Setup of run A:
// comp_mult_top
module comp_mult_top #(
parameter NO_MULT   = 4     ,  
parameter APB_BADDR = 0     ,  
parameter SYS_AW    = 16    ,  
parameter REG_DW    = 16       
)(
input                    clk         ,  
input                    rst_n       ,  
input      [ SYS_AW-1:0] apb_paddr   ,  
input                    apb_psel    ,  
input                    apb_penable ,  
input                    apb_pwrite  ,  
input      [REG_DW -1:0] apb_pwdata  ,  
output                   apb_pready  ,  
output reg [REG_DW -1:0] apb_prdata  ,  
output reg               apb_pslverr ,  
output reg               mem_ce      ,  
output reg               mem_we      ,  
output reg [SYS_AW -1:0] mem_addr    ,  
output reg [     8 -1:0] mem_wr_data ,  
input      [     8 -1:0] mem_rd_data    
);
localparam DWIDTH = 8 ;
localparam IDLE   = 2'b00;  
localparam RD_OPS = 2'b01;  
localparam WORK   = 2'b10;  
localparam WR_RES = 2'b11;  
reg  [       REG_DW -1:0] op1_addr      ;  
reg  [       REG_DW -1:0] op2_addr      ;  
reg  [       REG_DW -1:0] res_addr      ;  
reg  [       REG_DW -1:0] no_op         ;  
reg  [       REG_DW -1:0] cfg_start     ;  
reg  [       REG_DW -1:0] sts_stop      ;  
wire                      wr_op1_addr   ;  
wire                      wr_op2_addr   ;  
wire                      wr_res_addr   ;  
wire                      wr_no_op      ;  
wire                      wr_cfg_start  ;  
wire                      wr_sts_stop   ;  
wire                      rd_sts_stop   ;  
wire                      rd_sts_state  ;  
wire                      sel_regs      ;  
reg                       op_val        ;  
wire                      op_rdy        ;  
wire [   2*2*DWIDTH -1:0] op_data       ;  
wire                      res_val       ;  
reg                       res_rdy       ;  
wire [2*2*(DWIDTH+1)-1:0] res_data      ;  
wire                      set_res_rdy   ;  
reg  [     3*DWIDTH -1:0] data_reg      ;  
reg  [            2 -1:0] sts_cstate    ;  
wire                      start         ;  
wire                      sw_rst        ;  
wire                      byte_rd_done  ;  
  ...
For scale: roughly 180 flip-flops, ~89 I/O pins, ~21000 um^2 of cells after synthesis.
Settings: LEC_CHECK=0, CAP_MARGIN=15, CELL_PAD_IN_SITES_GLOBAL_PLACEMENT=0, CORE_MARGIN=2, CORE_UTILIZATION=57, CTS_CLUSTER_DIAMETER=334, CTS_CLUSTER_SIZE=100, PLACE_DENSITY=0.89, SLEW_MARGIN=20, TNS_END_PERCENT=10; clock period 10.0 ns.
run.sh (not shown) runs the stock make flow with config.mk's settings and CLKGATE_MAP_FILE=.
Input-level comparison between run B and run A:
- MIN_ROUTING_LAYER newly set to met2
- CELL_PAD_IN_SITES_GLOBAL_PLACEMENT removed (was 0)
- CELL_PAD_IN_SITES_DETAIL_PLACEMENT newly set to 1
- TNS_END_PERCENT removed (was 10)
- PLACE_DENSITY removed (was 0.89)
- CTS_CLUSTER_DIAMETER removed (was 334)
- CORE_ASPECT_RATIO newly set to 0.65
- CTS_CLUSTER_SIZE removed (was 100)
- CORE_UTILIZATION changed from 57 to 40
- CAP_MARGIN changed from 15 to 20
## What came out
- Run A was carried through to the last stage, and its layout satisfied the timing, DRC and antenna checks.
- Having completed the whole flow, run B delivered a layout that passed the timing, DRC and antenna checks.
- Side by side, amount of wire on met2 after detailed routing turned out higher in run B than in run A.
- Delta (run B minus run A): total half-perimeter wirelength after legalization and detailed placement rose by about 30%; post-layout worst setup margin lower.
## Diff of input files: run C against run B
- CELL_PAD_IN_SITES_GLOBAL_PLACEMENT: unset -> 2
- MIN_ROUTING_LAYER: met2 -> met1
- CTS_CLUSTER_SIZE: unset -> 56
- CELL_PAD_IN_SITES_DETAIL_PLACEMENT: 1 -> 0
- CORE_MARGIN: 2 -> 9
- MAX_ROUTING_LAYER: unset -> met5
- ABC_AREA: unset -> 1
Run comparison: run B origin of the worst setup path mem_rd_data[2]; run C origin of the worst setup path mem_rd_data[0]. For run B, the layer carrying the most global-route usage was met3, unlike run C, where it was met1. Delta (run C minus run B): share of flip-flops with an asynchronous set or reset after synthesis saw little to no change, number of placed instances with taps included saw an increase. Relative to run B, final critical-path share of the clock period decreased by 6.5 points in run C.
## Diff of input files: run D against run C
- clearing CELL_PAD_IN_SITES_GLOBAL_PLACEMENT, which used to be 2
- clearing CELL_PAD_IN_SITES_DETAIL_PLACEMENT, which used to be 0
- clearing MIN_ROUTING_LAYER, which used to be met1
- clearing CORE_ASPECT_RATIO, which used to be 0.65
- clearing MAX_ROUTING_LAYER, which used to be met5
- clearing ABC_AREA, which used to be 1
- swapping 9 for 2 in CORE_MARGIN
- clearing CTS_CLUSTER_SIZE, which used to be 56
==> comparison <==
- Synthesized area shrinks by a little under 10% when moving from run C to run D.
- Run C → run D: relative area change from synthesis to final layout rose 0.40 points; sequential share of the synthesized area rose 1.7 points; maximum number of pins on one net before global-route repair climbed 48.
- For run D, the most used routing layer was met2, unlike run C, where it was met1.
The inputs of run E differ from those of run D as listed below.
- SLEW_MARGIN: 20 -> 5
- MAX_ROUTING_LAYER: unset -> met4
- PLACE_DENSITY_LB_ADDON: unset -> 0.21
- MIN_ROUTING_LAYER: unset -> met1
- CORE_UTILIZATION: 40 -> 16
Results
In run E, combinational cell fraction of total power is lower than in run D. Looking at origin of the worst setup path, the mem_rd_data[2] result is from run D; the mem_rd_data[1] one comes from run E. Run E does better than run D on register-to-register slack. Number of rows in the core area (lower): run D.
Inputs modified between run E and run F:
- MIN_ROUTING_LAYER now met2, was met1
- CORE_ASPECT_RATIO now 1.76, previously not set
- SLEW_MARGIN now 15, was 5
- MAX_ROUTING_LAYER now met5, was met4
- HOLD_SLACK_MARGIN now 0.25, previously not set
- TNS_END_PERCENT now 45, previously not set
==> results <==
- Of run F and run E, it is run F that has the higher sum of met2 wire segment lengths after detailed routing.
- Looking at startpoint of the worst setup timing path, the mem_rd_data[1] result is from run E; the mem_rd_data[2] one comes from run F.
- Run F vs run E: wire length up
- Between run E and run F, the difference in relative area of clock buffers and inverters in the final design is negligible.
- As far as utilization of the core after routing is concerned, run F and run E perform about the same.
- On final instance area, run E tracks run F almost exactly.
- Compared with run E, in run F critical path depth went down, fraction of power consumed by the clock network moved up, clock-pin slew of the registers on the worst-case setup and hold paths saw little to no change, register-to-register slack -0.12 ns.
- Changes observed in run F relative to run E: total power went up; number of standard-cell rows in the floorplan +about 33%.
Power and IR drop assume default switching activity.
